==> run E: inputs <==
==> flow/design.v <==
module multiplier  #(parameter width = 16)
   ( input    signed  [width-1 : 0] multiplicand,
     input    signed  [width-1 : 0] multiplier,   
     output   signed  [2 * width - 1 : 0] product
   ) ;
   assign  product = multiplicand * multiplier ;
endmodule
module  adder  #(parameter width = 32)  
		( input   signed [width-1 : 0] a ,
		  input   signed [width-1 : 0] b , 
		  output  signed [width-1 : 0] sum
		) ;
    assign   sum = a + b ;
endmodule
module accumulator #(parameter width = 32) 
	(input    clk,
     	 input    ena,
         input    reset,
         input	  signed [width - 1 : 0] acc_in,
   	 output   reg signed [width - 1 : 0] acc_out
	) ;
   always @(posedge clk) begin
      if (reset)  acc_out <= 0 ;
      else if (ena) acc_out <= acc_in ;
   end
endmodule
module mac_demo(input    clk, 
           input    reset, 
           input    ena,
   	   input    signed [16-1 : 0] k,
           input    signed [16-1 : 0] x,   
           output   signed [2 * 16 - 1 : 0] acc_out
          ) ;
           wire     signed [2 * 16 - 1 : 0] p ;
           wire     signed [2 * 16 - 1 : 0] acc_in ;
   multiplier  #(.width(16)) mult_0(.multiplicand(k),
                                          .multiplier(x),
                       			  .product(p)
                			  ) ;
   adder     #(.width(2*16)) add_0(.a(p),
                			 .b(acc_out),
                			 .sum(acc_in)
               				) ;
   accumulator  #(.width(2*16))  acc_0(.clk(clk),
                   			     .reset(reset),
                   			     .ena(ena),
                   			     .acc_in(acc_in),
                   			     .acc_out(acc_out)
                   			) ;
endmodule
==> flow/run.sh <==
#!/bin/bash
# the make line also repeats each setting of config.mk as NAME=value (left out here)
make -C /OpenROAD-flow-scripts/flow DESIGN_CONFIG=/design/flow/config.mk WORK_HOME=/design/flow/orfs CLKGATE_MAP_FILE= finish
==> flow/config.mk <==
export PLATFORM = sky130hd
export DESIGN_NAME = mac_demo
export DESIGN_NICKNAME = mac_demo
export VERILOG_FILES = /design/flow/design.v
export SDC_FILE = /design/flow/constraint.sdc
export NUM_CORES = 4
export LEC_CHECK = 0
export CAP_MARGIN = 20
export CORE_MARGIN = 2
export CORE_UTILIZATION = 72
export CTS_CLUSTER_DIAMETER = 396
export CTS_CLUSTER_SIZE = 95
export PLACE_DENSITY = 0.36
export SLEW_MARGIN = 20
==> flow/constraint.sdc <==
create_clock -name core_clock -period 5.93 [get_ports {clk}]
set_input_delay 1.1860 -clock core_clock [delete_from_list [all_inputs] [get_ports {clk}]]
set_output_delay 1.1860 -clock core_clock [all_outputs]
set_load 0.01 [all_outputs]
==> inputs of run B, as changes to run E <==
CORE_UTILIZATION = 68   (was 72)
CTS_CLUSTER_DIAMETER = not set   (was 396)
==> inputs of run R, as changes to run E <==
CTS_CLUSTER_DIAMETER = 375   (was 396)
CTS_CLUSTER_SIZE = 28   (was 95)
PLACE_DENSITY = not set   (was 0.36)
==> flow/constraint.sdc (replaced) <==
create_clock -name core_clock -period 3.68 [get_ports {clk}]
set_input_delay 0.7360 -clock core_clock [delete_from_list [all_inputs] [get_ports {clk}]]
set_output_delay 0.7360 -clock core_clock [all_outputs]
set_load 0.01 [all_outputs]
==> inputs of run G, as changes to run E <==
ABC_AREA = 1   (was not set)
CORE_ASPECT_RATIO = 1.35   (was not set)
CORE_UTILIZATION = 67   (was 72)
CTS_CLUSTER_DIAMETER = 268   (was 396)
PLACE_DENSITY = 0.4   (was 0.36)
==> flow/constraint.sdc (replaced) <==
create_clock -name core_clock -period 6.3 [get_ports {clk}]
set_input_delay 1.2600 -clock core_clock [delete_from_list [all_inputs] [get_ports {clk}]]
set_output_delay 1.2600 -clock core_clock [all_outputs]
set_load 0.01 [all_outputs]
==> reports/summary.txt <==
Total congestion overflow after global routing -> 143
Mean instance size in the synthesized netlist -> 9.22 µm²
Share of synthesized cell area in and-or and or-and compound cells -> 6.43%
Core area -> 16500 µm²
First logged error message -> [ERROR GRT-0232] Routing congestion too high. Check the congestion heatmap in the GUI.
Yosys simple share -> 14.5%
FP Core Util -> 73.1%
Run status -> stopped before the end
Total half-perimeter wirelength after legalization and detailed placement -> 28800 µm
Stage where the run ended -> 5_1_grt
Die x size -> 133 µm
Post-synthesis cell area -> 12000 µm²
Gpl congestion -> 0.925
Post-CTS resize count -> 223
Height of the die -> 133 µm
[end of results for run R]
==> reports/summary.txt <==
Run status -> finished with violations
Height of the die -> 137 µm
Total half-perimeter wirelength after legalization and detailed placement -> 26100 µm
Core area -> 17300 µm²
Design area -> 15400 µm²
Yosys adder share -> 58.8%
Die x size -> 137 µm
Mean instance size in the synthesized netlist -> 9.22 µm²
Violated layout checks -> setup timing
Vias in the first global route -> 10569
Post-CTS resize count -> 223
FP Core Util -> 69.6%
Total setup violations reported at the end of the flow -> 18
Yosys warning tally -> 1
Gpl congestion -> 0.879
Fin worst setup slack -> -0.689 ns
Post-synthesis cell area -> 12000 µm²
Pin count of the biggest net entering global routing -> 35
[end of results for run B]
==> reports/summary.txt <==
Share of synthesized cell area in and-or and or-and compound cells -> 3.84%
Total congestion overflow after global routing -> 0
Critical path start-end classification -> in2reg
Die x size -> 123 µm
Gpl congestion -> 1.00
Post-synthesis cell area -> 12900 µm²
Run status -> finished with violations
Violated layout checks -> setup timing
Core area -> 18700 µm²
Total half-perimeter wirelength after legalization and detailed placement -> 29900 µm
Final cell utilization of the core -> 90.2%
DRC marker count from the first detailed-route iteration -> 1521
Fin worst setup slack -> -0.417 ns
Mean instance size in the synthesized netlist -> 7.62 µm²
Yosys simple share -> 17.5%
Post-CTS resize count -> 229
Total setup violations reported at the end of the flow -> 19
[end of results for run G]
==> reports/summary.txt <==
Gpl congestion -> 0.907
Die x size -> 133 µm
Total congestion overflow after global routing -> 0
Yosys simple share -> 14.5%
Violated layout checks -> setup timing
Mean instance size in the synthesized netlist -> 9.22 µm²
Run status -> finished with violations
Post-synthesis cell area -> 12000 µm²
Fin worst setup slack -> -1.16 ns
Post-CTS resize count -> 202
Height of the die -> 133 µm
Share of synthesized cell area in and-or and or-and compound cells -> 6.43%
Core area -> 16500 µm²
Total setup violations reported at the end of the flow -> 21
[end of results for run E]
